==> design/flow/design.v <==
module rst_synch(clk, rst_n, RST_n);
  input RST_n, clk;
  output rst_n;
  reg ff1, ff2;
  always_ff @(negedge clk, negedge RST_n)
    if (!RST_n) begin
      ff1 <= 1'b0;
      ff2 <= 1'b0;
    end else begin
      ff1 <= 1'b1;
      ff2 <= ff1;
    end
  assign rst_n = ff2;
endmodule
module PWM11(clk, rst_n, duty, PWM_sig);
  input clk, rst_n;
  input[10:0] duty;
  output reg PWM_sig;
  reg[10:0] cnt;
  always_ff @(posedge clk, negedge rst_n)
    if (!rst_n) begin
      cnt <= 1'b0;
      PWM_sig <= 1'b0;
    end else begin
      cnt <= cnt + 1;
      PWM_sig <= cnt < duty;
    end
endmodule
module mtr_drv(clk, rst_n, lft_duty, rght_duty, DIRL, DIRR, PWML, PWMR);
  input clk, rst_n;
  input[11:0] lft_duty, rght_duty;
  output PWML, PWMR, DIRL, DIRR;
  wire[10:0] abs_rght_duty, abs_lft_duty;
  assign DIRR = rght_duty[11];
  assign abs_rght_duty = DIRR ? (~rght_duty[10:0]) : rght_duty[10:0];
  assign DIRL = lft_duty[11];
  assign abs_lft_duty = DIRL ? (~lft_duty[10:0]) : lft_duty[10:0];
  PWM11 rght_PWM(.clk(clk), .rst_n(rst_n), .duty(abs_rght_duty), .PWM_sig(PWMR));
  PWM11 lft_PWM(.clk(clk), .rst_n(rst_n), .duty(abs_lft_duty), .PWM_sig(PWML));
endmodule
module err_compute_DP(clk,en_accum,clr_accum,sub,sel,IR_R0,IR_R1,IR_R2,IR_R3,
                    IR_L0,IR_L1,IR_L2,IR_L3,error);
  input clk;							 
  input en_accum,clr_accum;				 
  input sub;							 
  input [2:0] sel;						 
  input [11:0] IR_R0,IR_R1,IR_R2,IR_R3;  
  input [11:0] IR_L0,IR_L1,IR_L2,IR_L3;  
  output reg signed [15:0] error;	 
	wire [15:0] selected_IR; 
	assign selected_IR = (sel==3'b000) ? {4'h0, IR_R0} :
						(sel==3'b001) ? {4'h0, IR_L0} :
						(sel==3'b010) ? {3'h0, IR_R1, 1'b0} :
						(sel==3'b011) ? {3'h0, IR_L1, 1'b0} :
						(sel==3'b100) ? {2'h0, IR_R2, 2'h0} :
						(sel==3'b101) ? {2'h0, IR_L2, 2'h0} :
						(sel==3'b110) ? {1'b0, IR_R3, 3'h0} :
						{1'b0, IR_L3, 3'h0};
	wire [15:0] selected_IR_comp;
	assign selected_IR_comp = sub ? (~selected_IR + 1'b1) : selected_IR;
	wire [15:0] next_error;
	assign next_error = error + selected_IR_comp;
  always_ff @(posedge clk)
    if (clr_accum)
	  error <= 16'h0000;
	else if (en_accum)
	  error <= next_error;  
endmodule
module err_compute_SM(sel, err_vld, IR_vld, clr_accum, en_accum, clk, rst_n);
	typedef enum reg [1:0] {IDLE, ERR, ACCUM} state_t;
		state_t state, nxt_state;
	input IR_vld, clk, rst_n;
	output logic err_vld, clr_accum, en_accum;
	output logic [2:0] sel;
	logic inc_sel, clr_sel;  
	always_ff @(posedge clk, negedge rst_n)
		if(!rst_n)
			state <= IDLE;
		else
			state <= nxt_state;
	always_ff @(posedge clk, negedge rst_n)
		if(!rst_n)
			sel <= 3'h0;
		else if(clr_sel)
			sel <= 3'h0;
		else if(inc_sel)
			sel <= sel + 1;
	always_comb begin
		nxt_state = IDLE;
		err_vld = 0;
		clr_accum = 0;
		en_accum = 0;
		inc_sel = 0;
		clr_sel = 0;
		case(state)
			IDLE: if(IR_vld) begin  
					nxt_state = ERR;
					clr_accum = 1;  
				end
			ERR: begin
					nxt_state = ACCUM;
					en_accum = 1;  
				end
			ACCUM: if(sel == 3'h7) begin  
					nxt_state = IDLE;
					err_vld = 1;  
					clr_sel = 1;
				end else begin  
					nxt_state = ERR;
					inc_sel = 1;  
				end
			default: nxt_state = IDLE;  
		endcase
	end
endmodule
module err_compute(error, err_vld, IR_vld, clk, rst_n, IR_R0,IR_R1,IR_R2,IR_R3,
                    IR_L0,IR_L1,IR_L2,IR_L3);
	input [11:0] IR_R0,IR_R1,IR_R2,IR_R3;
	input [11:0] IR_L0,IR_L1,IR_L2,IR_L3;
	input IR_vld, clk, rst_n;
	output reg signed [15:0] error;
	output logic err_vld;
	logic en_accum, clr_accum;
	wire [2:0] sel;	
	err_compute_SM sm(.sel(sel), .err_vld(err_vld), .IR_vld(IR_vld), .clr_accum(clr_accum), .en_accum(en_accum), .clk(clk), .rst_n(rst_n));			
	err_compute_DP datapath(.clk(clk),.en_accum(en_accum),.clr_accum(clr_accum),.sub(sel[0]),.sel(sel),.IR_R0(IR_R0),.IR_R1(IR_R1),.IR_R2(IR_R2),.IR_R3(IR_R3),
                    .IR_L0(IR_L0),.IR_L1(IR_L1),.IR_L2(IR_L2),.IR_L3(IR_L3),.error(error));
endmodule
module SPI_mstr16(clk,rst_n,SS_n,SCLK,MOSI,MISO,wrt,cmd,done,rd_data);
  input clk,rst_n;
  input wrt;
  input [15:0] cmd;
  input MISO;
  output reg done;		 
  output reg SS_n;		 
  output SCLK, MOSI;
  output [15:0] rd_data;
  typedef enum reg[1:0] {IDLE, FRNT_PRCH, MAIN, BCK_PRCH} state_t;
  state_t state, nxt_state;
  reg [15:0] shft_reg;
  reg [4:0] sclk_div;
  reg MISO_smpl;
  reg [3:0] bit_cnt;
  logic set_done,initialize,rst_sclk_div,shft,smpl;
  wire SCLK_rise_nxt, SCLK_fall_nxt;
  always @(posedge clk)
    if (initialize)
	  shft_reg <= cmd;
	else if (shft)
	  shft_reg <= {shft_reg[14:0],MISO_smpl};
  assign rd_data = shft_reg;
  assign MOSI = shft_reg[15];
  always @(posedge clk)
    if (smpl)
	  MISO_smpl <= MISO;
  always @(posedge clk)
    if (rst_sclk_div)
	  sclk_div <= 5'b10111;
	else
	  sclk_div <= sclk_div + 1;
  assign SCLK = sclk_div[4];
  assign SCLK_fall_nxt = &sclk_div;
  assign SCLK_rise_nxt = ~sclk_div[4] & &sclk_div[3:0];
  always @(posedge clk)
    if (initialize)
	  bit_cnt <= 4'b0000;
	else if (shft)
	  bit_cnt <= bit_cnt + 1;
  always @(posedge clk,negedge rst_n)
    if (!rst_n)
	  done <= 1'b0;			 
	else if (set_done)
	  done <= 1'b1;
	else if (initialize)
	  done <= 1'b0;
  always @(posedge clk,negedge rst_n)
    if (!rst_n)
	  SS_n <= 1'b1;			 
	else if (set_done)
	  SS_n <= 1'b1;
	else if (initialize)
	  SS_n <= 1'b0;
  always @(posedge clk, negedge	rst_n)
    if (!rst_n)
	  state <= IDLE;
	else
	  state <= nxt_state;
  always_comb begin
    nxt_state = IDLE;
	initialize = 0;
	rst_sclk_div = 0;
	set_done = 0;
	shft = 0;
	smpl = 0;
	case (state)
	  IDLE : begin
	    if (wrt) begin
		  initialize = 1;
		  nxt_state = FRNT_PRCH;
		end	 
        rst_sclk_div = 1;			 
	  end
	  FRNT_PRCH : begin
	    if (SCLK_rise_nxt) begin
		  smpl = 1;
		  nxt_state = MAIN;
		end else
		  nxt_state = FRNT_PRCH;
	  end
	  MAIN : begin
	    smpl = SCLK_rise_nxt;
		shft = SCLK_fall_nxt;
		if (&bit_cnt & SCLK_rise_nxt)
		  nxt_state = BCK_PRCH;
		else
		  nxt_state = MAIN;
	  end
	  BCK_PRCH : begin
	    if (SCLK_fall_nxt) begin
		  rst_sclk_div = 1;			 
		  set_done = 1;
		  shft = 1;
		  nxt_state = IDLE;
		end else
		  nxt_state = BCK_PRCH;  
	  end
	endcase
  end
endmodule
module A2D_intf(res, cnv_cmplt, strt_cnv, chnnl, SS_n, SCLK, MOSI, MISO, clk, rst_n);
typedef enum reg [1:0] {IDLE, CMD1, WAIT, CMD2} state_t;
	state_t state, nxt_state;
input strt_cnv, clk, rst_n;
input [2:0] chnnl;
output logic cnv_cmplt;
output [11:0] res;
input MISO;
output SS_n, SCLK, MOSI;
logic wrt, cmplt;
wire done;
wire [15:0] rd_data;
assign res[11:0] = ~rd_data[11:0];  
SPI_mstr16 spi(.cmd({2'b00, chnnl, 11'h000}), .wrt(wrt), .done(done), .rd_data(rd_data),
				.SS_n(SS_n), .SCLK(SCLK), .MOSI(MOSI), .MISO(MISO), .clk(clk), .rst_n(rst_n));
always_ff @(posedge clk, negedge rst_n)
	if(!rst_n)
		state <= IDLE;
	else
		state <= nxt_state;
always_comb begin
	nxt_state = IDLE;
	wrt = 0;
	cmplt = 0;
	case(state)
		IDLE: if(strt_cnv) begin   
				nxt_state = CMD1;
				wrt = 1;           
			end
		CMD1: if(done)             
				nxt_state = WAIT;
			   else
				nxt_state = CMD1;
		WAIT: begin
				nxt_state = CMD2;  
				wrt = 1;           
			end
		CMD2: if(done) begin       
				nxt_state = IDLE;
				cmplt = 1;         
			end else begin
				nxt_state = CMD2;
			end
		default: nxt_state = IDLE;
	endcase
end
always_ff @(posedge clk, negedge rst_n)
	if(!rst_n) begin
		cnv_cmplt <= 0;
	end else if(strt_cnv) begin  
		cnv_cmplt <= 0;
	end else if(cmplt) begin  
		cnv_cmplt <= 1;
	end
endmodule
module IR_intf(clk, rst_n, IR_R0, IR_R1, IR_R2, IR_R3, IR_L0, IR_L1, IR_L2, IR_L3, IR_en, IR_vld, line_present, SS_n, SCLK, MOSI, MISO);
  localparam LINE_THRES = 12'h040;
  parameter FAST_SIM = 0;
  input MISO, clk, rst_n;
  output reg [11:0] IR_R0, IR_R1, IR_R2, IR_R3, IR_L0, IR_L1, IR_L2, IR_L3;
  output logic IR_en, IR_vld, line_present;
  output SS_n, SCLK, MOSI;
  reg [17:0] tmr;
  reg [11:0] IR_max;
  logic rst_tmr, strt_cnv, clr, EN_R0, EN_R1, EN_R2, EN_R3, EN_L0, EN_L1, EN_L2, EN_L3, inc_chnnl, clr_chnnl;
  logic [2:0] chnnl;
  wire nxt_round, settled, cnv_cmplt;
  wire [11:0] res;
  typedef enum reg [2:0] { IDLE, WAIT_TMR, IR_SETTLE, START_CNV, WAIT_CNV } state_t;
  state_t state, next_state;
  A2D_intf a2d(.clk(clk), .rst_n(rst_n), .chnnl(chnnl), .strt_cnv(strt_cnv), .SS_n(SS_n), .SCLK(SCLK), .MOSI(MOSI), .MISO(MISO), .cnv_cmplt(cnv_cmplt), .res(res));
  always_ff @(posedge clk)
    if (EN_R0)
      IR_R0 <= res;
  always_ff @(posedge clk)
    if (EN_R1)
      IR_R1 <= res;
  always_ff @(posedge clk)
    if (EN_R2)
      IR_R2 <= res;
  always_ff @(posedge clk)
    if (EN_R3)
      IR_R3 <= res;
  always_ff @(posedge clk)
    if (EN_L0)
      IR_L0 <= res;
  always_ff @(posedge clk)
    if (EN_L1)
      IR_L1 <= res;
  always_ff @(posedge clk)
    if (EN_L2)
      IR_L2 <= res;
  always_ff @(posedge clk)
    if (EN_L3)
      IR_L3 <= res;
  always_ff @(posedge clk, negedge rst_n)
	if(!rst_n)
	  chnnl <= 3'b000;
    else if (clr_chnnl)
      chnnl <= 3'b000;
    else if (inc_chnnl)
      chnnl <= chnnl + 1;
  always_ff @(posedge clk, negedge rst_n)
  	if(!rst_n)
	  tmr <= 18'h00000;
    else if (rst_tmr)
      tmr <= 18'h00000;
    else
      tmr <= tmr + 1;
  always_ff @(posedge clk, negedge rst_n)
    if (!rst_n)
      state <= IDLE;
    else
      state <= next_state;
  always_ff @(posedge clk, negedge rst_n)
    if (!rst_n)
      line_present <= 1'b0;
    else if (IR_vld) begin
      if (IR_max > LINE_THRES)
        line_present <= 1'b1;
      else
        line_present <= 1'b0;
    end
  always_ff @(posedge clk,negedge rst_n)
    if(!rst_n)
      IR_max <= 12'h000;
    else if (clr)
      IR_max <= 12'h000;
    else if (cnv_cmplt && res > IR_max)
      IR_max <= res;
  always_comb begin
	next_state = IDLE;
    clr = 0;
    IR_en = 0;
    IR_vld = 0;
    rst_tmr = 0;
    strt_cnv = 0;
    inc_chnnl = 0;
    clr_chnnl = 0;
    EN_R0 = 0;
    EN_R1 = 0;
    EN_R2 = 0;
    EN_R3 = 0;
    EN_L0 = 0;
    EN_L1 = 0;
    EN_L2 = 0;
    EN_L3 = 0;
    case(state)
      default : begin
        clr = 1;
        rst_tmr = 1;
        next_state = WAIT_TMR;
      end
      WAIT_TMR : if (nxt_round) begin
        rst_tmr = 1;
        next_state = IR_SETTLE;
        clr = 1;
      end else begin
        clr = 1;
        next_state = WAIT_TMR;
      end
      IR_SETTLE : if (settled) begin
        IR_en = 1;
        clr_chnnl = 1;
        next_state = START_CNV;
      end else begin
        IR_en = 1;
        next_state = IR_SETTLE;
      end
      START_CNV : begin
        IR_en = 1;
        strt_cnv = 1;
        next_state = WAIT_CNV;
      end
      WAIT_CNV : if (cnv_cmplt) begin
        case (chnnl)
          3'b001 : EN_R1 = 1;
          3'b010 : EN_R2 = 1;
          3'b011 : EN_R3 = 1;
          3'b100 : EN_L0 = 1;
          3'b101 : EN_L1 = 1;
          3'b110 : EN_L2 = 1;
          3'b111 : EN_L3 = 1;
          default : EN_R0 = 1;
        endcase
        inc_chnnl = 1;
        if (chnnl == 3'b111) begin
		      rst_tmr = 1;
          IR_vld = 1;
          next_state = IDLE;
        end else begin
          IR_en = 1;
          next_state = START_CNV;
        end
      end else begin
        IR_en = 1;
        next_state = WAIT_CNV;
      end
    endcase
  end
  generate 
    if (FAST_SIM) begin
      assign nxt_round = &tmr[13:0];
      assign settled = &tmr[10:0];
    end else begin
      assign nxt_round = &tmr;
      assign settled = &tmr[11:0];
    end 
  endgenerate
endmodule
module PID(lft_speed, rght_speed, moving, error, err_vld, go, line_present, clk, rst_n);
	parameter FAST_SIM = 0;       
	localparam P_coeff = 7'h06;   
	localparam I_coeff = 7'h01;   
	localparam D_coeff = 7'h38;   
	output [11:0] lft_speed;      
	output [11:0] rght_speed;     
	output wire moving;           
	input [15:0] error;
	input err_vld, go, line_present;
	input clk, rst_n;
	reg [10:0] FRWRD;             
	reg signed [14:0] P_term;
	reg signed [9:0] I_term;
	reg signed [14:0] D_term;
	reg signed [14:0] P_term_flopped;
	reg signed [9:0] I_term_flopped;
	reg signed [14:0] D_term_flopped;
	wire signed [14:0] PID;
	wire [11:0] FRWRD_sum;
	wire [11:0] FRWRD_diff;
	wire incr_en;
	assign PID = go ? (P_term_flopped + {{5{I_term_flopped[9]}},I_term_flopped} + D_term_flopped) : 15'h0000;
	assign moving = (FRWRD > 11'h080) ? 1'b1 : 1'b0;  
	assign lft_speed = moving ? FRWRD_sum : {1'b0, FRWRD};  
	assign rght_speed = moving ? FRWRD_diff : {1'b0, FRWRD};  
	assign FRWRD_sum = {1'b0, FRWRD} + PID[14:3];  
	assign FRWRD_diff = {1'b0, FRWRD} - PID[14:3];
	assign incr_en = err_vld && ~&FRWRD[9:8];  
	always_ff @(posedge clk) begin
		P_term_flopped <= P_term;
		I_term_flopped <= I_term;  
		D_term_flopped <= D_term;
	end
	generate
		if(FAST_SIM) begin
			always_ff @(posedge clk, negedge rst_n)
				if(!rst_n)
					FRWRD <= 11'h000;
				else if(!go)
					FRWRD <= 11'h000;
				else if(incr_en)
					FRWRD <= FRWRD + 6'h20;
		end else begin
			always_ff @(posedge clk, negedge rst_n)
				if(!rst_n)
					FRWRD <= 11'h000;
				else if(!go)
					FRWRD <= 11'h000;
				else if(incr_en)
					FRWRD <= FRWRD + 6'h04;
		end
	endgenerate
	wire signed [10:0] err_sat;
	assign err_sat = (!error[15] && |error[14:10]) ? 11'h3ff :
						(error[15] && ~&error[14:10]) ? 11'h400 :
						error[10:0];
	assign P_term = $signed(P_coeff)*err_sat;  
	logic [10:0] err_sat_flopped, prev_err;
	wire [10:0] D_diff;
	wire signed [7:0] D_diff_sat;
	always_ff @(posedge clk, negedge rst_n)
		if(!rst_n) begin
			err_sat_flopped <= 11'h000;
			prev_err <= 11'h000;
		end else if(err_vld) begin
			err_sat_flopped <= err_sat;
			prev_err <= err_sat_flopped;
		end
	assign D_diff = err_sat - prev_err;
	assign D_diff_sat = (!D_diff[10] && |D_diff[9:7]) ? 8'h7f :
						(D_diff[10] && ~&D_diff[9:7]) ? 8'h80 :
						D_diff[7:0];
	assign D_term = $signed(D_coeff)*D_diff_sat;
	logic signed [15:0] integrator;
    logic [15:0] ext_err_sat;  
    logic [15:0] temp_sum;  
    logic [15:0] res_sum;  
    logic overflow_sel;  
    logic res_sel;  
    assign ext_err_sat = { {5{err_sat[10]}}, err_sat[10:0] };
    assign temp_sum = integrator + ext_err_sat;  
    assign res_sum = (~overflow_sel && err_vld) ? temp_sum : integrator;  
	assign I_term = $signed(I_coeff)*integrator[15:6];
    always_ff @(posedge clk, negedge rst_n)
        if (!rst_n)
            integrator <= 0;
        else if (res_sel)
            integrator <= 0;
        else
            integrator <= res_sum;
    always_comb begin
        overflow_sel = 0;
        if (ext_err_sat[15] == integrator[15] && ext_err_sat[15] != temp_sum[15]) begin
            overflow_sel = 1;
        end
    end
    logic prev_line;  
    always_ff @(posedge clk, negedge rst_n)
        if (!rst_n) 
            prev_line <= 0;
        else
            prev_line <= line_present;
    logic pos_edge;  
    assign pos_edge = (prev_line == 0) && (line_present == 1);
    assign res_sel = pos_edge | (~go) | (~moving);
endmodule
module UART_rcv(rdy, rx_data, clr_rdy, RX, clk, rst_n);
typedef enum reg [1:0] {IDLE, START, RXS} state_t;
	state_t state, nxt_state;
input clk, rst_n;
input clr_rdy;
output [7:0] rx_data;
input RX;
output reg rdy;
reg [12:0] baud_cnt;
reg [3:0] bit_cnt;
reg [8:0] rx_shft_reg;
reg RX_metastable, RX_stable, RX_previous;
reg start, shift, receiving, set_rdy;  
always_ff @(posedge clk)
	if(start)
		bit_cnt <= 4'h0;
	else if(shift)
		bit_cnt <= bit_cnt+1;
always_ff @(posedge clk)
	if(start)
		baud_cnt <= 13'h0000;
	else if(shift)
		baud_cnt <= 13'h0000;
	else if(receiving)
		baud_cnt <= baud_cnt+1;
assign shift = (baud_cnt == 13'h1458);  
always_ff @(posedge clk)
	RX_metastable <= RX;
always_ff @(posedge clk) begin
	RX_stable <= RX_metastable;
	RX_previous <= RX_stable;  
end
always_ff @(posedge clk)
	if(shift)
		rx_shft_reg <= {RX_stable, rx_shft_reg} >> 1;  
assign rx_data = rx_shft_reg;
always_ff @(posedge clk, negedge rst_n)
	if(!rst_n)
		rdy <= 1'b0;
	else if(clr_rdy || start)
		rdy <= 1'b0;
	else if(set_rdy)
		rdy <= 1'b1;
always_ff @(posedge clk, negedge rst_n)
	if(!rst_n)
		state <= IDLE;
	else
		state <= nxt_state;
always_comb begin
	nxt_state = IDLE;
	start = 0;
	receiving = 0;
	set_rdy = 0;
	case(state)
		IDLE: if(!RX_stable && RX_previous) begin  
				nxt_state = START;
				start = 1;
			end
		START: begin
			nxt_state = RXS;
			receiving = 1;
			end
		RXS: if(bit_cnt == 4'h9) begin  
				nxt_state = IDLE;
				set_rdy = 1;
			end else begin
				nxt_state = RXS;
				receiving = 1;
			end
		default: nxt_state = IDLE;  
	endcase
end
endmodule
module UART_wrapper(cmd_rdy, clr_cmd_rdy, cmd, RX, clk, rst_n);
typedef enum reg [1:0] {BYTE1, BYTE2} state_t;
	state_t state, nxt_state;
input clr_cmd_rdy, RX, clk, rst_n;
output logic [15:0] cmd;
output logic cmd_rdy;
wire rx_rdy;
wire [7:0] rx_data;
logic clr_rx_rdy, set_cmd_rdy, shft_byte;
UART_rcv UART_rx(.clk(clk),.rst_n(rst_n),.RX(RX),.rdy(rx_rdy),.rx_data(rx_data),.clr_rdy(clr_rx_rdy));
always_ff @(posedge clk)
	if(shft_byte)
		cmd <= {cmd[7:0],rx_data[7:0]};  
always_ff @(posedge clk, negedge rst_n)
	if(!rst_n)
		state <= BYTE1;
	else
		state <= nxt_state;
always_comb begin
	nxt_state = BYTE1;
	clr_rx_rdy = 0;
	shft_byte = 0;
	set_cmd_rdy = 0;
	case(state)
		BYTE1: if(rx_rdy) begin  
			shft_byte = 1;  
			clr_rx_rdy = 1;  
			nxt_state = BYTE2;
		end
		BYTE2: if(rx_rdy) begin  
			shft_byte = 1;  
			clr_rx_rdy = 1;  
			set_cmd_rdy = 1;  
			nxt_state = BYTE1;
		end else
			nxt_state = BYTE2;
		default: nxt_state = BYTE1;
	endcase
end
always_ff @(posedge clk, negedge rst_n)
	if(!rst_n)
		cmd_rdy <= 0;
	else if(clr_cmd_rdy)
		cmd_rdy <= 0;
	else if(set_cmd_rdy)
		cmd_rdy <= 1;
endmodule
module cmd_proc(clk,rst_n,BMPL_n,BMPR_n,go,err_opn_lp,line_present,buzz,RX);
input clk,rst_n,BMPL_n,BMPR_n,RX,line_present;
output logic go;
output logic buzz;
output reg [15:0] err_opn_lp;
logic last_veer_right, nxt_cmd, cmd_rdy, cap_cmd, rst_tmr;
logic [15:0] cmd;
logic [1:0] cmd_reg;
logic [15:0] cmd_shft_reg;
logic [25:0] tmr;
logic REV_tmr1, REV_tmr2, BMP_DBNC_tmr;
logic shft;
logic en_buzz;
logic [14:0] buzz_cntr;
parameter FAST_SIM = 0;
UART_wrapper UART(.cmd(cmd), .cmd_rdy(cmd_rdy), .clr_cmd_rdy(cap_cmd), .RX(RX), .clk(clk), .rst_n(rst_n));
always_ff @(posedge clk, negedge rst_n)begin 
	if(!rst_n)
		cmd_shft_reg[15:0] <= 16'h0000;
	else if(cap_cmd) begin 
		cmd_shft_reg[15:0] <= cmd[15:0];
	end else if(shft) begin 
		cmd_shft_reg[15:0] <= {2'b0 , cmd_shft_reg[15:2]}; 
	end 
end 
assign cmd_reg[1:0] = cmd_shft_reg[1:0];
always_ff@(posedge clk, negedge rst_n) begin 
	if(!rst_n)
		buzz_cntr <= 15'b000000000000000;
	else if(en_buzz)
		buzz_cntr <= buzz_cntr + 1;
end 
assign buzz = buzz_cntr[14];
always_ff @(posedge clk, negedge rst_n) begin 
	if(!rst_n)
		last_veer_right <= 0;
	else if(nxt_cmd)
		last_veer_right <= cmd_reg[0];
end 
always_ff @(posedge clk, negedge rst_n) begin
	if(!rst_n)
		tmr <= 0;
	else if(rst_tmr)
		tmr <= 0;
	else
		tmr <= tmr + 1;
end 
typedef enum reg [3:0] { IDLE, READY, CLR_GO, ASSERT_ERR_OPN_LP_1,ASSERT_ERR_OPN_LP_2, RST_ERR_OPN_LP, ASSERT_LFT_RGHT_ERR,BUZZ_100MS, BUZZ, REGULAR_VEER} state_t;
state_t state, next_state;
  always_ff @(posedge clk, negedge rst_n)
    if (!rst_n)
      state <= IDLE;
    else
      state <= next_state;
assign shft = nxt_cmd;
always_comb begin 
	next_state = IDLE;
	nxt_cmd = 0;
	cap_cmd = 0;
	err_opn_lp = 0;
	go = 0;
	rst_tmr = 0;
	en_buzz = 0;
	case (state) 
	IDLE : begin 
		if(cmd_rdy && line_present) begin 
			next_state = READY;
			cap_cmd = 1;
			go = 1;
		end else
			next_state = IDLE;
	end 
	READY : begin
		cap_cmd = 0;
		if(line_present) begin 
			if(!BMPL_n || !BMPR_n) begin 
				go = 0;
				rst_tmr = 1;
				en_buzz = 1;
				next_state = BUZZ_100MS;
				if(BMPL_n && BMPR_n)
					next_state = READY;
				else
					next_state = BUZZ;
			end else begin
				go = 1;
				next_state = READY;
			end
		end else if(cmd_shft_reg[1:0] == 2'b11) begin 
			go = 0;
			rst_tmr = 1;
			next_state = ASSERT_ERR_OPN_LP_1;
		end else if(|cmd_shft_reg[1:0]) begin
			go = 1;
			rst_tmr = 1;
			next_state = REGULAR_VEER;
		end else begin 
			go = 0;
			rst_tmr = 1;
			next_state = IDLE;
		end 
	end
	REGULAR_VEER : begin
		go = 1;
		if(cmd_shft_reg[0]) begin
			err_opn_lp = 16'h340;
			next_state = REGULAR_VEER;
		end else begin
			err_opn_lp = -16'h340;
			next_state = REGULAR_VEER;
		end 
		if(line_present) begin 
			nxt_cmd = 1;
			next_state = READY;
		end else
			next_state = REGULAR_VEER;
	end
	ASSERT_ERR_OPN_LP_1 : begin 
		go = 1;
		if(!last_veer_right) begin 
			if(!REV_tmr1) begin 
				err_opn_lp = -16'h1E0;
				next_state = ASSERT_ERR_OPN_LP_1;
			end else begin 
				go = 0;
				rst_tmr = 1;
				next_state = ASSERT_ERR_OPN_LP_2;
			end 
		end else begin 
			if(!REV_tmr1) begin 
				err_opn_lp = 16'h1E0;
				next_state = ASSERT_ERR_OPN_LP_1;
			end else begin 
				go = 0;
				rst_tmr = 1;
				next_state = ASSERT_ERR_OPN_LP_2;
			end 
		end
	end 
	ASSERT_ERR_OPN_LP_2 : begin 
		go = 1;
		if(!last_veer_right) begin 
			if(!REV_tmr2) begin 
				err_opn_lp = 16'h380;
				next_state = ASSERT_ERR_OPN_LP_2;
			end else begin 
				rst_tmr = 1;
				next_state = RST_ERR_OPN_LP;
			end 
		end else begin 
			if(!REV_tmr2) begin 
				err_opn_lp = -16'h380;
				next_state = ASSERT_ERR_OPN_LP_2;
			end else begin 
				rst_tmr = 1;
				next_state = RST_ERR_OPN_LP;
			end 
		end
	end 
	RST_ERR_OPN_LP : begin
		go = 1; 
		err_opn_lp = 0;
		if(line_present) begin
			nxt_cmd = 1;
			next_state = READY;
		end	else
			next_state = RST_ERR_OPN_LP;
	end 
	BUZZ_100MS : begin
		en_buzz = 1;
		if(BMP_DBNC_tmr) begin 
			if(BMPL_n && BMPR_n) begin 
				en_buzz = 0;
				next_state = READY;
			end else begin 
				next_state = BUZZ;
			end
		end else
			next_state = BUZZ_100MS;
	end 
	BUZZ : begin
		en_buzz = 1;
		if(BMPL_n && BMPR_n) begin 
			en_buzz = 0;
			next_state = READY;
		end else begin 
			next_state = BUZZ;
		end
	end 
	endcase
end 
 generate 
    if (FAST_SIM) begin
      assign REV_tmr1 = tmr[20:16] == 5'h0A ? 1'b1 : 1'b0;
      assign REV_tmr2 = tmr[20:16] == 5'h10 ? 1'b1 : 1'b0;
	  assign BMP_DBNC_tmr = &tmr[16:0];
    end else begin
      assign REV_tmr1 = tmr[20:16] == 5'h16 ? 1'b1 : 1'b0;
      assign REV_tmr2 = tmr[25:21] == 5'h1F ? 1'b1 : 1'b0;
	  assign BMP_DBNC_tmr = &tmr[21:0];
    end 
  endgenerate
endmodule 
module MazeRunner(clk,RST_n,SS_n,MOSI,MISO,SCLK,PWMR,PWML,
                  DIRR,DIRL,IR_EN,BMPL_n,BMPR_n,buzz,
				  buzz_n,RX,LED);
  input clk;		 
  input RST_n;		 
  output SS_n;		 
  output MOSI;		 
  output SCLK;		 
  input MISO;		 
  output PWMR;		 
  output PWML;		 
  output DIRR;		 
  output DIRL;		 
  output IR_EN;		 
  input BMPL_n;		 
  input BMPR_n;		 
  output buzz;		 
  output buzz_n;
  input RX;			 
  output [7:0] LED;	 
  wire rst_n;		 
  wire send_resp;	 
  wire cmd_rdy;		 
  wire [15:0] cmd;	 
  wire clr_cmd_rdy;	 
  wire [11:0] IR_R0,IR_R1,IR_R2,IR_R3;
  wire [11:0] IR_L0,IR_L1,IR_L2,IR_L3;
  wire moving;
  wire IR_vld;					 
  wire line_present;		 
  wire err_vld;				 
  wire go;
  wire [15:0] err_raw;		 
  wire [15:0] err_opn_lp;	 
  wire [15:0] error;		 
  wire signed [11:0] lft_spd,rght_spd;
  wire bmp_raw;				 
  localparam FAST_SIM = 1;		 
  rst_synch iRST(.clk(clk),.RST_n(RST_n),.rst_n(rst_n));
  mtr_drv iDRV(.clk(clk), .rst_n(rst_n), .lft_duty(lft_spd), .rght_duty(rght_spd), .DIRL(DIRL), .DIRR(DIRR), .PWML(PWML), .PWMR(PWMR));
  IR_intf #(.FAST_SIM(FAST_SIM)) iINTF(.clk(clk), .rst_n(rst_n), .IR_R0(IR_R0), .IR_R1(IR_R1), .IR_R2(IR_R2), .IR_R3(IR_R3), .IR_L0(IR_L0), .IR_L1(IR_L1), .IR_L2(IR_L2), .IR_L3(IR_L3), .IR_en(IR_EN), .IR_vld(IR_vld), .line_present(line_present), .SS_n(SS_n), .SCLK(SCLK), .MOSI(MOSI), .MISO(MISO));
  err_compute iERR(.error(err_raw), .err_vld(err_vld), .IR_R0(IR_R0), .IR_L0(IR_L0), .IR_R1(IR_R1), .IR_L1(IR_L1), .IR_R2(IR_R2), .IR_L2(IR_L2), .IR_R3(IR_R3), .IR_L3(IR_L3), .IR_vld(IR_vld), .clk(clk), .rst_n(rst_n));
  cmd_proc #(FAST_SIM) iCMDPROC(.clk(clk), .rst_n(rst_n), .BMPL_n(BMPL_n), .BMPR_n(BMPR_n), .go(go), .err_opn_lp(err_opn_lp), .line_present(line_present), .buzz(buzz), .RX(RX));
  assign buzz_n = ~buzz;
  assign error = (line_present) ? err_raw : err_opn_lp;	 
  PID #(.FAST_SIM(FAST_SIM)) iPID(.clk(clk), .rst_n(rst_n), .lft_speed(lft_spd), .rght_speed(rght_spd), .moving(moving), .error(error), .err_vld(err_vld), .go(go), .line_present(line_present));
  assign LED = 0;  
endmodule
==> design/flow/run.sh <==
#!/bin/bash
# the make line also repeats each setting of config.mk as NAME=value (left out here)
make -C /OpenROAD-flow-scripts/flow DESIGN_CONFIG=/design/flow/config.mk WORK_HOME=/design/flow/orfs CLKGATE_MAP_FILE= finish
==> design/flow/config.mk <==
export PLATFORM = sky130hd
export DESIGN_NAME = MazeRunner
export DESIGN_NICKNAME = MazeRunner
export VERILOG_FILES = /design/flow/design.v
export SDC_FILE = /design/flow/constraint.sdc
export NUM_CORES = 4
export LEC_CHECK = 0
export ABC_AREA = 1
export CAP_MARGIN = 20
export CORE_MARGIN = 2
export CORE_UTILIZATION = 72
export PLACE_DENSITY = 0.65
export SETUP_SLACK_MARGIN = 1.21
export SLEW_MARGIN = 20
==> design/flow/constraint.sdc <==
create_clock -name core_clock -period 5.32 [get_ports {clk}]
set_input_delay 1.0640 -clock core_clock [delete_from_list [all_inputs] [get_ports {clk}]]
set_output_delay 1.0640 -clock core_clock [all_outputs]
set_load 0.01 [all_outputs]
==> results.yml, run 1 <==
# flow metrics
routing:
  ant_nets: 0
  first_pass_iters: 8
  wl_per_cell_um: 19.3
  wl_um: 61000
  avgViaCountPerCell: 6.08
  drt-initial-drc-count: 1599
  diodes: 0
  dr_total_vias: 19200
  drc: 0
yosys:
  ys_chip_area_um2: 22400
  synthCells: 2524
  ys_types: 71
  edf_count: 125
  ys_seq_share_pct: 46.5
  xor_share_pct: 5.13
  ff_type: "dfrtp_1"
  adder_share_pct: 11.1
  synth.top_cell.area_share_pct: 20.3
  top_cells_by_area: "dfrtp_1 (20%), edfxtp_1 (17%), ha_1 (9.1%)"
  syn-cell-area_um2: 22400
  synth_stat.cells: 2524
  synthAoiAreaFrac_pct: 11.4
  async_reset_ff_share_pct: 46.7
  ys_top_logic_family: "simple AND/OR/NAND/NOR gates"
  post_synth.cell_area_avg_um2: 8.86
  simple_gate_area_share_pct: 17.8
  mux_share_pct: 0.146
  yosysWarnings: 15
  ys_top_cells_by_count: "nand2_1 (463), inv_1 (376), dfrtp_1 (181)"
  ys.flops: 409
  synth.largest_area_cell: "dfrtp_1"
  yosysMostFrequentCell: "nand2_1"
sta:
  post-route-period-util_pct: 115
  hold_viol: 0
  fin_worst_skew_ps: 26.9
  rsz0062_at_grt: "true"
  slew_headroom_pct: 16.0
  setup_violations: 9
  max_freq_mhz: 164
  fin_ws_ps: -772
  worst_slew_pin_slew_ps: 1260
  period_needed_ps: 6090
  drv_slew: 0
min_path:
  hold_path_startpoint: "iRST.ff1"
  hold_end: "iRST.ff2"
  hold-path-cell-count: 0
  hold_class: "flip-flop to flip-flop"
power_and_ir_drop:
  power_top_consumer: "registers"
  p_total_mw: 6.45
  internal-power_mw: 5.10
  p_sw_share_pct: 21.0
  switching_power_mw: 1.35
  power_density_nw_per_um2: 236
  ir_drop_v: 0.000272
  power.share.clock_pct: 47.6
  p_comb_mw: 0.113
  pwr-share-seq_pct: 50.6
  p_leak_nw: 12.3
  p_seq_mw: 3.27
  p_comb_share_pct: 1.7
  powerClk_mw: 3.07
finish:
  nets: 2928
  logic_area_um2: 11600
  syn_to_final_growth_pct: 22.4
  area.sequential_um2: 10400
  fillerInstances: 1378
  final_cells: 3167
flow_run:
  maxCapViolCount: 0
  warning_count: 51
setup_path:
  slowest_delay_ps: 510
  rrSetupSlack_ps: -770
  worstPathRequired_ps: 5770
  endpoint_kind: "flip-flop"
  path_buffers: 11
  cp-start-kind: "flip-flop"
  path_depth: 39
  crit_path_start: "iCMDPROC.tmr[19]"
  crit_arrival_ps: 6540
  endpoint: "iPID.D_term_flopped[13]"
  critPathSlowestCell: "fa_1"
  crit_fanout: 7
  reg2reg_to: "iPID.D_term_flopped[13]"
  worstSetupPathType: "flip-flop to flip-flop"
  path_delay_family: "simple AND/OR/NAND/NOR gates"
  rr_worst_depth: 39
  reg2reg_from: "iCMDPROC.tmr[19]"
clock_tree:
  cts_max_level: 2
  clockBufferDepth: 3
  cts_tree: "done"
  numCtsBuffers: 43
  clock_latency_ps: 570
  cts.sinks: 409
  clock-root-buffer: "clkbuf_16"
  path_clk_slew_ps: 60
place:
  hpwl_um: 35800
  globalplace.congestion: 0.899
  place_inst: 2958
  dpl_worst_slack_ps: -128
  numPortBuffers: 15
global_route:
  grt_max_degree: 50
  grt_pass1_vias: 18900
  use_met3_pct: 4.57
  grt-ovfl-total: 0
  use_met2_pct: 61.8
  antenna_found_initial: 0
  grt_usage_pct: 33.8
  grt_pass1_wl_um: 90300
  busiest_layer: "met2"
  grtUsageMet1_pct: 39.3
run_status:
  status: "complete, but fails checks"
  so_faults: "negative setup slack"
die:
  die.size.y_um: 180
  die_w_um: 180
  chipArea_um2: 32500
  pin_count: 24
  fp_util_pct: 73.1
  core_area_um2: 30600
  core.rowCount: 64
[through the flow]
stage	setup TNS [ps]	hold WS [ps]	cell area [µm²]	util [%]
2_1_floorplan	-577600	292	22700	-
3_3_place_gp	0	300	23600	77.3
3_5_place_dp	-478	298	23600	77.3
4_1_cts	-163	308	26200	85.7
5_1_grt	-6380	308	27400	89.4
6_report	-4030	309	27400	89.4
[routing by layer]
| layer | routed length, µm | share of wire (%) | vias up |
|---|---|---|---|
| met5 | 0 | 0 | - |
| met4 | 3440 | 5.6 | 0 |
| met3 | 3720 | 6.1 | 303 |
| met2 | 31200 | 51 | 942 |
| met1 | 22700 | 37 | 9251 |
| li1 | - | - | 8752 |
[what timing repair did]
| action | 4_1_cts | 5_1_grt |
|---|---|---|
| hold buffers | 0 | 0 |
| pin swaps | 101 | 146 |
| setup endpoints to repair | 33 | 43 |
| resized | 133 | 159 |
| buffers inserted | 75 | 54 |
| cloned | 1 | 0 |
[final cells by class]
class / count / area share [%]
tap: 396 / 1.81
multi-input combinational: 1676 / 42.5
clock buffer: 61 / 4.48
sequential: 409 / 38.1
clock inverter: 18 / 0.823
inverter: 390 / 5.50
timing repair buffer: 217 / 6.80
==> run 2: changes to the inputs <==
CELL_PAD_IN_SITES_DETAIL_PLACEMENT = 0   (was not set)
MIN_ROUTING_LAYER = met1   (was not set)
PLACE_DENSITY = not set   (was 0.65)
PLACE_DENSITY_LB_ADDON = 0.17   (was not set)
SETUP_SLACK_MARGIN = 0.47   (was 1.21)
clock period = 5.63 ns   (was 5.32 ns; I/O delays follow)
==> results.yml, run 2 <==
# flow metrics
yosys:
  syn-cell-area_um2: 22400
  ys_seq_share_pct: 46.5
  ff_type: "dfrtp_1"
  edf_count: 125
  top_cells_by_area: "dfrtp_1 (20%), edfxtp_1 (17%), ha_1 (9.1%)"
  ys_top_cells_by_count: "nand2_1 (463), inv_1 (376), dfrtp_1 (181)"
  synthCells: 2524
  post_synth.cell_area_avg_um2: 8.86
  adder_share_pct: 11.1
  xor_share_pct: 5.13
  async_reset_ff_share_pct: 46.7
  ys_top_logic_family: "simple AND/OR/NAND/NOR gates"
  simple_gate_area_share_pct: 17.8
  mux_share_pct: 0.146
  yosysMostFrequentCell: "nand2_1"
  synth.top_cell.area_share_pct: 20.3
  ys.flops: 409
  ys_chip_area_um2: 22400
  synthAoiAreaFrac_pct: 11.4
  synth_stat.cells: 2524
  synth.largest_area_cell: "dfrtp_1"
  ys_types: 71
  yosysWarnings: 15
clock_tree:
  hold_buffers: 0
  clock_latency_ps: 560
  numCtsBuffers: 43
  cts.sinks: 409
  cts_max_level: 2
  clock-root-buffer: "clkbuf_16"
  clockBufferDepth: 3
  cts_tree: "done"
  path_clk_slew_ps: 60
die:
  die_w_um: 180
  core.rowCount: 64
  core_area_um2: 30600
  pin_count: 24
  fp_util_pct: 73.1
  die.size.y_um: 180
  chipArea_um2: 32500
sta:
  fin_ws_ps: -319
  slew_headroom_pct: 33.6
  rsz0062_at_grt: "true"
  hold_viol: 0
  worst_slew_pin_slew_ps: 993
  setup_violations: 5
  period_needed_ps: 5950
  max_freq_mhz: 168
  fin_worst_skew_ps: 34.2
  post-route-period-util_pct: 106
  drv_slew: 0
power_and_ir_drop:
  p_comb_mw: 0.104
  pwr-share-seq_pct: 50.2
  p_total_mw: 6.15
  p_comb_share_pct: 1.7
  p_seq_mw: 3.09
  power.share.clock_pct: 48.1
  power_density_nw_per_um2: 236
  power_top_consumer: "registers"
  internal-power_mw: 4.84
  powerClk_mw: 2.96
  ir_drop_v: 0.000325
  switching_power_mw: 1.31
  p_sw_share_pct: 21.3
  p_leak_nw: 11.8
routing:
  ant_nets: 0
  drc: 0
  wl_per_cell_um: 18.1
  wl_um: 55700
  drt-initial-drc-count: 1594
  dr_total_vias: 18200
  first_pass_iters: 7
  avgViaCountPerCell: 5.92
  diodes: 0
setup_path:
  critPathSlowestCell: "fa_1"
  cp-start-kind: "flip-flop"
  endpoint_kind: "flip-flop"
  slowest_delay_ps: 500
  worstPathRequired_ps: 6080
  reg2reg_from: "iCMDPROC.tmr[19]"
  crit_path_start: "iCMDPROC.tmr[19]"
  crit_arrival_ps: 6400
  crit_fanout: 7
  rr_worst_depth: 37
  crit_top_cell: "nand2_1"
  endpoint: "iPID.D_term_flopped[13]"
  worstSetupPathType: "flip-flop to flip-flop"
  path_depth: 37
  path_delay_family: "simple AND/OR/NAND/NOR gates"
  rrSetupSlack_ps: -320
  reg2reg_to: "iPID.D_term_flopped[13]"
  path_buffers: 8
global_route:
  antenna_found_initial: 0
  grt_pass1_vias: 17800
  grt_usage_pct: 31.8
  use_met3_pct: 4.28
  grt_pass1_wl_um: 85500
  busiest_layer: "met2"
  use_met2_pct: 57.5
  grtUsageMet1_pct: 38.5
  grt-ovfl-total: 0
  grt_max_degree: 110
flow_run:
  maxCapViolCount: 0
  warning_count: 51
min_path:
  hold_path_startpoint: "iRST.ff1"
  hold_end: "iRST.ff2"
  hold-path-cell-count: 0
  hold_class: "flip-flop to flip-flop"
finish:
  fillerInstances: 1636
  syn_to_final_growth_pct: 16.4
  nets: 2840
  area.sequential_um2: 10400
  logic_area_um2: 11000
place:
  hpwl_um: 34400
  numPortBuffers: 15
  globalplace.congestion: 0.866
  dpl_worst_slack_ps: -134
run_status:
  so_faults: "negative setup slack"
  status: "complete, but fails checks"
run 2: metrics by stage:
step / util [%] / hold slack [ps] / instance area, µm² / setup TNS [ps] / instances
detailed placement: 75.8 / 305 / 23200 / -232 / 2918
floorplan: - / 292 / 22600 / -548310 / 2532
global route: 85.1 / 306 / 26000 / -2790 / 3080
global placement: 75.8 / 300 / 23200 / 0 / 2918
finish: 85.1 / 303 / 26000 / -1130 / 3080
CTS: 83.1 / 304 / 25400 / 0 / 3052
run 2: final cells by class:
class | instances | area share [%]
inverter | 390 | 5.71
multi-input combinational | 1675 | 42.3
clock inverter | 27 | 1.25
timing repair buffer | 130 | 4.27
clock buffer | 53 | 4.51
sequential | 409 | 40.0
tap | 396 | 1.90
run 2: repair_timing:
| action | 4_1_cts | 5_1_grt |
|---|---|---|
| resized | 72 | 100 |
| buffers inserted | 54 | 28 |
| setup endpoints to repair | 11 | 18 |
| pin swaps | 65 | 68 |
run 2: routing by layer:
layer / up-vias / part of all wire (%)
met5: - / 0
met4: 0 / 4.3
met3: 219 / 5.9
met2: 758 / 52
met1: 8710 / 38
li1: 8551 / -
==> run 3: changes to the inputs <==
CELL_PAD_IN_SITES_DETAIL_PLACEMENT = not set   (was 0)
CELL_PAD_IN_SITES_GLOBAL_PLACEMENT = 1   (was not set)
CORE_UTILIZATION = 16   (was 72)
CTS_CLUSTER_DIAMETER = 77   (was not set)
CTS_CLUSTER_SIZE = 40   (was not set)
GPL_ROUTABILITY_DRIVEN = 0   (was not set)
GPL_TIMING_DRIVEN = 0   (was not set)
HOLD_SLACK_MARGIN = 0.19   (was not set)
MAX_ROUTING_LAYER = met4   (was not set)
PLACE_DENSITY = 0.57   (was not set)
PLACE_DENSITY_LB_ADDON = not set   (was 0.17)
SETUP_SLACK_MARGIN = -0.12   (was 0.47)
SLEW_MARGIN = 5   (was 20)
TNS_END_PERCENT = 55   (was not set)
clock period = 13.5 ns   (was 5.63 ns; I/O delays follow)
==> results.yml, run 3 <==
# flow metrics
run_status:
  status: "finished clean"
die:
  chipArea_um2: 143000
  die.size.y_um: 378
  fp_util_pct: 16.1
  die_w_um: 378
  pin_count: 24
  core_area_um2: 139000
  core.rowCount: 137
finish:
  syn_to_final_growth_pct: 17.1
  fin_util_pct: 18.8
  design_area_um2: 26200
  nets: 2785
  fillerInstances: 15500
  final_cells: 4488
place:
  numPortBuffers: 15
  dpl_cell_area_um2: 25300
  hpwl_um: 38800
  place_inst: 4444
power_and_ir_drop:
  pwr-share-seq_pct: 58.3
  p_sw_share_pct: 24.2
  power_top_consumer: "registers"
  p_comb_mw: 0.0553
  switching_power_mw: 0.534
  p_leak_nw: 11.1
  internal-power_mw: 1.67
  ir_drop_v: 0.0000847
  p_total_mw: 2.20
  powerClk_mw: 0.865
  p_comb_share_pct: 2.5
  p_seq_mw: 1.28
  power_density_nw_per_um2: 84.2
  power.share.clock_pct: 39.2
setup_path:
  path_buffers: 7
  slowest_delay_ps: 490
  reg2reg_from: "iRST.ff2"
  endpoint: "DIRL"
  crit_path_start: "BMPL_n"
  cp-start-kind: "input port"
  crit_fanout: 10
  rr_worst_depth: 6
  path_depth: 23
  worstSetupPathType: "input port to primary output"
  path_delay_family: "buffers and inverters"
  endpoint_kind: "primary output"
  worstPathRequired_ps: 10800
  rrSetupSlack_ps: 5330
  reg2reg_to: "iDRV.rght_PWM.PWM_sig"
  critPathSlowestCell: "clkdlybuf4s50_1"
  path_cells: "clkdlybuf4s50_1 -> nand2_1 -> nand2_1 -> nand2_1 -> nand2_1 -> nor2_2 -> clkbuf_1 -> nor3_1 -> inv_1 -> ha_1 -> clkbuf_1 -> o21bai_1 -> a21oi_1 -> o21bai_1 -> nand2_1 -> nand2_1 -> nand2_1 -> nand2_1 -> nand2_1 -> nand3_1 -> buf_2 -> inv_1 -> clkdlybuf4s50_1"
  crit_top_cell: "nand2_1"
  crit_arrival_ps: 7200
routing:
  wl_um: 51100
  drc: 0
  diodes: 0
  first_pass_iters: 5
  ant_nets: 0
  drt-initial-drc-count: 899
  dr_total_vias: 16000
  wl_per_cell_um: 11.4
  avgViaCountPerCell: 3.58
yosys:
  yosysMostFrequentCell: "nand2_1"
  yosysWarnings: 15
  syn-cell-area_um2: 22400
  edf_count: 125
  ys.flops: 409
  synth.top_cell.area_share_pct: 20.3
  ys_types: 71
  synth.largest_area_cell: "dfrtp_1"
  synthCells: 2524
  simple_gate_area_share_pct: 17.8
  ff_type: "dfrtp_1"
  post_synth.cell_area_avg_um2: 8.86
  xor_share_pct: 5.13
  synth_stat.cells: 2524
  top_cells_by_area: "dfrtp_1 (20%), edfxtp_1 (17%), ha_1 (9.1%)"
  adder_share_pct: 11.1
  mux_share_pct: 0.146
  ys_chip_area_um2: 22400
  ys_seq_share_pct: 46.5
  synthAoiAreaFrac_pct: 11.4
  async_reset_ff_share_pct: 46.7
  ys_top_cells_by_count: "nand2_1 (463), inv_1 (376), dfrtp_1 (181)"
  ys_top_logic_family: "simple AND/OR/NAND/NOR gates"
min_path:
  hold_end: "iRST.ff2"
  hold_path_startpoint: "iRST.ff1"
  hold_class: "flip-flop to flip-flop"
  hold-path-cell-count: 0
sta:
  period_needed_ps: 9900
  holdWs_ps: 303
  rsz0062_at_grt: "false"
  fin_worst_skew_ps: 47.5
  max_freq_mhz: 101
  worst_slew_pin_slew_ps: 1080
  hold_viol: 0
  drv_slew: 0
  setup_violations: 0
  post-route-period-util_pct: 73.3
  slew_headroom_pct: 27.5
clock_tree:
  cts.sinks: 409
  clock-root-buffer: "clkbuf_16"
  numCtsBuffers: 24
  clock_latency_ps: 620
  post_cts_resized: 0
  clockBufferDepth: 3
  post_cts_buffers: 0
  path_clk_slew_ps: 70
  hold_buffers: 0
  cts_max_level: 1
  cts_tree: "done"
global_route:
  antenna_found_initial: 0
  grt_pass1_vias: 16100
  grt_pass1_wl_um: 85400
  grt-ovfl-total: 0
  grt_max_degree: 30
  grt_usage_pct: 7.45
flow_run:
  warning_count: 46
  maxCapViolCount: 0
-- run 3: stage by stage --
stage	setup WS [ps]	setup TNS [ps]
2_1_floorplan	969	0
3_3_place_gp	-2230	-393700
3_5_place_dp	3560	0
4_1_cts	3560	0
5_1_grt	3240	0
6_report	3600	0
-- run 3: cell type report --
| class | instances | area (µm²) | area share (%) |
|---|---|---|---|
| sequential | 409 | 10400 | 39.7 |
| inverter | 390 | 1460 | 5.59 |
| clock inverter | 18 | 243 | 0.927 |
| multi-input combinational | 1675 | 10200 | 39.1 |
| buffer | 58 | 292 | 1.11 |
| tap | 1876 | 2350 | 8.96 |
| timing repair buffer | 36 | 576 | 2.20 |
| clock buffer | 26 | 618 | 2.36 |
-- run 3: metal layers --
metal | GRT usage [%] | vias to the layer above | routed length (µm)
met1 | 10.3 | 7469 | 26000
met4 | 1.38 | 0 | 876
met5 | - | - | 0
li1 | - | 8414 | -
met3 | 0.888 | 44 | 1160
met2 | 11.8 | 120 | 23000
==> run 4: changes to the inputs <==
ABC_AREA = not set   (was 1)
CELL_PAD_IN_SITES_DETAIL_PLACEMENT = 1   (was not set)
CELL_PAD_IN_SITES_GLOBAL_PLACEMENT = not set   (was 1)
CORE_UTILIZATION = 27   (was 16)
CTS_CLUSTER_DIAMETER = not set   (was 77)
CTS_CLUSTER_SIZE = not set   (was 40)
GPL_ROUTABILITY_DRIVEN = not set   (was 0)
GPL_TIMING_DRIVEN = not set   (was 0)
HOLD_SLACK_MARGIN = not set   (was 0.19)
MAX_ROUTING_LAYER = not set   (was met4)
MIN_ROUTING_LAYER = met2   (was met1)
PLACE_DENSITY = not set   (was 0.57)
PLACE_DENSITY_LB_ADDON = 0.17   (was not set)
SETUP_SLACK_MARGIN = 0.47   (was -0.12)
SLEW_MARGIN = 20   (was 5)
TNS_END_PERCENT = not set   (was 55)
clock period = 10.9 ns   (was 13.5 ns; I/O delays follow)
==> results.yml, run 4 <==
# flow metrics
routing:
  drc: 0
  first_pass_iters: 6
  avgViaCountPerCell: 6.56
  diodes: 0
  dr_total_vias: 21600
  ant_nets: 0
  wl_per_cell_um: 17.0
  wl_um: 56000
  drt-initial-drc-count: 1889
yosys:
  post_synth.cell_area_avg_um2: 10.1
  ff_type: "dfrtp_1"
  ys_top_logic_family: "simple AND/OR/NAND/NOR gates"
  ys_types: 84
  simple_gate_area_share_pct: 14.9
  mux_share_pct: 2.08
  edf_count: 125
  yosysMostFrequentCell: "nand2_1"
  async_reset_ff_share_pct: 46.7
  synth.top_cell.area_share_pct: 20.6
  ys_chip_area_um2: 22000
  ys_top_cells_by_count: "nand2_1 (213), nor2_1 (192), dfrtp_1 (181)"
  synth_stat.cells: 2176
  top_cells_by_area: "dfrtp_1 (21%), edfxtp_1 (17%), ha_1 (9.3%)"
  ys.flops: 409
  ys_seq_share_pct: 47.3
  yosysWarnings: 15
  synthCells: 2176
  synth.largest_area_cell: "dfrtp_1"
  syn-cell-area_um2: 22000
  xor_share_pct: 7.49
  synthAoiAreaFrac_pct: 13.3
  adder_share_pct: 11.3
setup_path:
  path_depth: 15
  path_cells: "clkdlybuf4s50_1 -> nand4_1 -> nand4_1 -> nand2_1 -> ha_1 -> inv_1 -> a21oi_1 -> o21bai_1 -> a21oi_1 -> o21bai_1 -> a21oi_1 -> xnor2_1 -> buf_4 -> and2_1 -> clkdlybuf4s50_1"
  crit_fanout: 12
  cp-start-kind: "input port"
  endpoint: "DIRL"
  rr_worst_depth: 25
  reg2reg_from: "iINTF.line_present"
  path_delay_family: "buffers and inverters"
  critPathSlowestCell: "clkdlybuf4s50_1"
  crit_path_start: "BMPL_n"
  reg2reg_to: "iPID.D_term_flopped[14]"
  endpoint_kind: "primary output"
  crit_arrival_ps: 6180
  crit_top_cell: "a21oi_1"
  slowest_delay_ps: 540
  worstSetupPathType: "input port to primary output"
  worstPathRequired_ps: 8720
  path_buffers: 4
  rrSetupSlack_ps: 3140
sta:
  setup_violations: 0
  max_freq_mhz: 120
  worst_slew_pin_slew_ps: 1110
  drv_slew: 0
  post-route-period-util_pct: 76.7
  fin_worst_skew_ps: 41.3
  rsz0062_at_grt: "false"
  hold_viol: 0
  period_needed_ps: 8360
  slew_headroom_pct: 25.5
  fin_tns_setup_ps: 0
die:
  fp_util_pct: 27.3
  pin_count: 24
  chipArea_um2: 83800
  die.size.y_um: 290
  die_w_um: 290
  core_area_um2: 80700
  core.rowCount: 104
global_route:
  antenna_found_initial: 0
  grt_usage_pct: 20.1
  grt-ovfl-total: 0
  grt_pass1_wl_um: 90900
  grt_max_degree: 153
  grt_pass1_vias: 25400
clock_tree:
  post_cts_resized: 0
  post_cts_buffers: 0
  clock_latency_ps: 610
  numCtsBuffers: 49
  cts_max_level: 2
  cts.sinks: 409
  cts_tree: "done"
  hold_buffers: 0
  clock-root-buffer: "clkbuf_16"
  path_clk_slew_ps: 40
  clockBufferDepth: 3
finish:
  final_cells: 3300
  fin_util_pct: 31.1
  syn_to_final_growth_pct: 13.9
  nets: 2391
flow_run:
  warning_count: 49
  maxCapViolCount: 0
power_and_ir_drop:
  powerClk_mw: 1.71
  power.share.clock_pct: 50.7
  internal-power_mw: 2.62
  switching_power_mw: 0.763
  ir_drop_v: 0.000105
  power_density_nw_per_um2: 135
  pwr-share-seq_pct: 47.6
  p_comb_mw: 0.0583
  p_total_mw: 3.38
  power_top_consumer: "the clock network"
  p_seq_mw: 1.61
  p_sw_share_pct: 22.6
  p_leak_nw: 10.3
  p_comb_share_pct: 1.7
place:
  place_inst: 3209
  hpwl_um: 38400
  numPortBuffers: 15
  globalplace.congestion: 0.871
min_path:
  hold_class: "flip-flop to flip-flop"
  hold-path-cell-count: 0
  hold_path_startpoint: "iRST.ff1"
  hold_end: "iRST.ff2"
run_status:
  status: "finished clean"
run 4: area by class of cell:
class,count,area [µm²]
well taps,1060,1330
repair buffers,34,305
clock inverters,17,208
fillers,9088,55600
inverters,140,528
flip-flops and latches,409,10400
multi-input cells,1566,10800
clock buffers,74,1470
run 4: metrics by stage:
| step | area, µm² | hold WS [ps] | setup slack, ps |
|---|---|---|---|
| global placement | 23400 | 299 | 2810 |
| floorplan | 22000 | 292 | -331 |
| CTS | 25100 | 308 | 2620 |
| detailed placement | 23400 | 307 | 2630 |
| global route | 25100 | 314 | 2110 |
| finish | 25100 | 303 | 2540 |
run 4: metal layers:
metal  GRT usage, %  vias to the layer above  share of wire (%)
met3           28.4                      226                 42
li1               -                     7643                  -
met1              -                     7944                  0
met4           2.96                       10                3.3
met5           2.78                        -               0.47
met2           23.7                     5825                 55
==> run 5: changes to the inputs <==
ABC_AREA = 1   (was not set)
CELL_PAD_IN_SITES_DETAIL_PLACEMENT = not set   (was 1)
CORE_UTILIZATION = 70   (was 27)
CTS_CLUSTER_DIAMETER = 27   (was not set)
MIN_ROUTING_LAYER = not set   (was met2)
PLACE_DENSITY = 0.6   (was not set)
PLACE_DENSITY_LB_ADDON = not set   (was 0.17)
SETUP_SLACK_MARGIN = 1.0   (was 0.47)
clock period = 4.41 ns   (was 10.9 ns; I/O delays follow)
==> results.yml, run 5 <==
# implementation run metrics
run_status:
  status: "aborted with a tool error"
  haltStage: "5_1_grt"
  error_line: "[ERROR DPL-0038] Utilization greater than 100%, impossible to legalize"
yosys:
  synthAoiAreaFrac_pct: 11.4
  synth.top_cell.area_share_pct: 20.3
  adder_share_pct: 11.1
  ys.flops: 409
  ff_type: "dfrtp_1"
  post_synth.cell_area_avg_um2: 8.86
  yosysMostFrequentCell: "nand2_1"
  yosysWarnings: 15
  ys_top_logic_family: "simple AND/OR/NAND/NOR gates"
  async_reset_ff_share_pct: 46.7
  ys_chip_area_um2: 22400
  syn-cell-area_um2: 22400
  synthCells: 2524
  synth.largest_area_cell: "dfrtp_1"
  synth_stat.cells: 2524
  ys_seq_share_pct: 46.5
  mux_share_pct: 0.146
  xor_share_pct: 5.13
  simple_gate_area_share_pct: 17.8
  edf_count: 125
  top_cells_by_area: "dfrtp_1 (20%), edfxtp_1 (17%), ha_1 (9.1%)"
  ys_types: 71
  ys_top_cells_by_count: "nand2_1 (463), inv_1 (376), dfrtp_1 (181)"
place:
  globalplace.congestion: 0.881
  hpwl_um: 36200
  place_inst: 3063
  numPortBuffers: 15
die:
  die.size.y_um: 183
  core.rowCount: 65
  die_w_um: 183
  chipArea_um2: 33400
  pin_count: 24
  core_area_um2: 31500
  fp_util_pct: 71.0
clock_tree:
  cts.sinks: 409
  numCtsBuffers: 92
  cts_max_level: 3
  clock-root-buffer: "clkbuf_16"
  hold_buffers: 0
  clockBufferDepth: 3
-- run 5: stage by stage --
stage / setup WS (ps) / hold WS [ps] / util (%) / total power [mW] / area (µm²)
after floorplan: -3580 / 292 / - / 4.11 / 22700
after global placement: -813 / 292 / 77.6 / 4.14 / 24400
after detailed placement: -981 / 296 / 77.6 / 4.15 / 24400
after CTS: -1020 / 317 / 95.1 / 11.2 / 29900
-- run 5: repair_timing --
item,CTS
endpoints found under the hold margin,0
cloned,1
endpoints found under the setup margin,51
pin swaps,133
resized,222
buffers inserted,170
==> run 6: changes to the inputs <==
ABC_AREA = not set   (was 1)
CORE_UTILIZATION = 40   (was 70)
CTS_CLUSTER_DIAMETER = not set   (was 27)
GPL_ROUTABILITY_DRIVEN = 0   (was not set)
GPL_TIMING_DRIVEN = 0   (was not set)
PLACE_DENSITY = not set   (was 0.6)
SETUP_SLACK_MARGIN = -0.12   (was 1.0)
SLEW_MARGIN = 5   (was 20)
clock period = 13.5 ns   (was 4.41 ns; I/O delays follow)
==> results.yml, run 6 <==
# flow metrics
run_status:
  status: "finished clean"
global_route:
  grt-ovfl-total: 0
  grt_usage_pct: 17.6
  grt_pass1_wl_um: 81300
  antenna_found_initial: 0
  grt_pass1_vias: 15900
  grt_max_degree: 23
die:
  core_area_um2: 54100
  chipArea_um2: 56900
  die_w_um: 239
  fp_util_pct: 40.7
  die.size.y_um: 239
  core.rowCount: 85
  pin_count: 24
setup_path:
  rrSetupSlack_ps: 5220
  worstPathRequired_ps: 10800
  path_cells: "clkdlybuf4s50_1 -> nand4_1 -> nand4_1 -> clkbuf_1 -> nand2_1 -> ha_1 -> inv_1 -> a21oi_1 -> o21bai_1 -> a21oi_1 -> o21bai_1 -> a21oi_1 -> xnor2_1 -> buf_2 -> and2_1 -> clkdlybuf4s50_1"
  path_delay_family: "buffers and inverters"
  rr_worst_depth: 5
  critPathSlowestCell: "clkdlybuf4s50_1"
  worstSetupPathType: "input port to primary output"
  reg2reg_from: "iRST.ff2"
  crit_top_cell: "a21oi_1"
  path_buffers: 5
  slowest_delay_ps: 570
  crit_path_start: "BMPL_n"
  endpoint: "DIRL"
  endpoint_kind: "primary output"
  path_depth: 16
  crit_fanout: 10
  crit_arrival_ps: 7030
  cp-start-kind: "input port"
  reg2reg_to: "iDRV.rght_PWM.cnt[8]"
yosys:
  simple_gate_area_share_pct: 14.9
  syn-cell-area_um2: 22000
  synthCells: 2176
  synthAoiAreaFrac_pct: 13.3
  top_cells_by_area: "dfrtp_1 (21%), edfxtp_1 (17%), ha_1 (9.3%)"
  ff_type: "dfrtp_1"
  synth.largest_area_cell: "dfrtp_1"
  mux_share_pct: 2.08
  ys_seq_share_pct: 47.3
  yosysWarnings: 15
  synth_stat.cells: 2176
  async_reset_ff_share_pct: 46.7
  ys_types: 84
  ys_chip_area_um2: 22000
  synth.top_cell.area_share_pct: 20.6
  xor_share_pct: 7.49
  adder_share_pct: 11.3
  post_synth.cell_area_avg_um2: 10.1
  yosysMostFrequentCell: "nand2_1"
  ys_top_logic_family: "simple AND/OR/NAND/NOR gates"
  edf_count: 125
  ys_top_cells_by_count: "nand2_1 (213), nor2_1 (192), dfrtp_1 (181)"
  ys.flops: 409
sta:
  post-route-period-util_pct: 72.0
  fin_tns_setup_ps: 0
  period_needed_ps: 9730
  hold_viol: 0
  rsz0062_at_grt: "false"
  slew_headroom_pct: 39.5
  max_freq_mhz: 103
  fin_worst_skew_ps: 37.5
  worst_slew_pin_slew_ps: 905
  drv_slew: 0
  setup_violations: 0
routing:
  avgViaCountPerCell: 5.34
  diodes: 0
  drc: 0
  drt-initial-drc-count: 1086
  dr_total_vias: 16000
  ant_nets: 0
  wl_um: 48900
  first_pass_iters: 5
  wl_per_cell_um: 16.3
min_path:
  hold_class: "flip-flop to flip-flop"
  hold_path_startpoint: "iRST.ff1"
  hold_end: "iRST.ff2"
  hold-path-cell-count: 0
clock_tree:
  cts_tree: "done"
  clock-root-buffer: "clkbuf_16"
  numCtsBuffers: 46
  cts.sinks: 409
  hold_buffers: 0
  clockBufferDepth: 3
  post_cts_resized: 0
  path_clk_slew_ps: 40
  clock_latency_ps: 600
  cts_max_level: 2
  post_cts_buffers: 0
place:
  hpwl_um: 35100
  dpl_cell_area_um2: 23400
  numPortBuffers: 15
flow_run:
  warning_count: 46
  maxCapViolCount: 0
finish:
  syn_to_final_growth_pct: 13.2
  fin_util_pct: 46.0
  design_area_um2: 24900
  nets: 2451
power_and_ir_drop:
  internal-power_mw: 2.06
  ir_drop_v: 0.000101
  p_seq_mw: 1.30
  switching_power_mw: 0.565
  power_density_nw_per_um2: 105
  p_sw_share_pct: 21.5
  p_comb_mw: 0.0567
  p_leak_nw: 10.4
  p_comb_share_pct: 2.2
  powerClk_mw: 1.27
  power_top_consumer: "registers"
  power.share.clock_pct: 48.3
  pwr-share-seq_pct: 49.6
  p_total_mw: 2.62
[run 6: cell type report]
type	count	area (µm²)
tap	696	871
clock buffer	68	1340
buffer	69	299
clock inverter	18	203
timing repair buffer	28	455
inverter	140	528
fill	5002	29200
multi-input combinational	1566	10800
sequential	409	10400
[run 6: metal layers]
| metal | GRT usage (%) | part of all wire [%] | vias to the layer above | wire, µm |
|---|---|---|---|---|
| met2 | 28.2 | 46 | 307 | 22500 |
| met3 | 2.45 | 4.5 | 84 | 2210 |
| met1 | 24.3 | 47 | 7743 | 23000 |
| met5 | 0 | 0 | - | 0 |
| li1 | - | - | 7841 | - |
| met4 | 6.29 | 2.5 | 0 | 1220 |
[run 6: per-stage QoR]
| stage | cells | setup WS, ps | hold WS (ps) |
|---|---|---|---|
| after floorplan | 2184 | 969 | 292 |
| after global placement | 2895 | -1490 | 304 |
| after detailed placement | 2908 | 3830 | 305 |
| after CTS | 2994 | 3820 | 305 |
| after global routing | 2994 | 3520 | 314 |
| final | 2994 | 3770 | 301 |
Power is estimated from default activity; no workload was simulated.
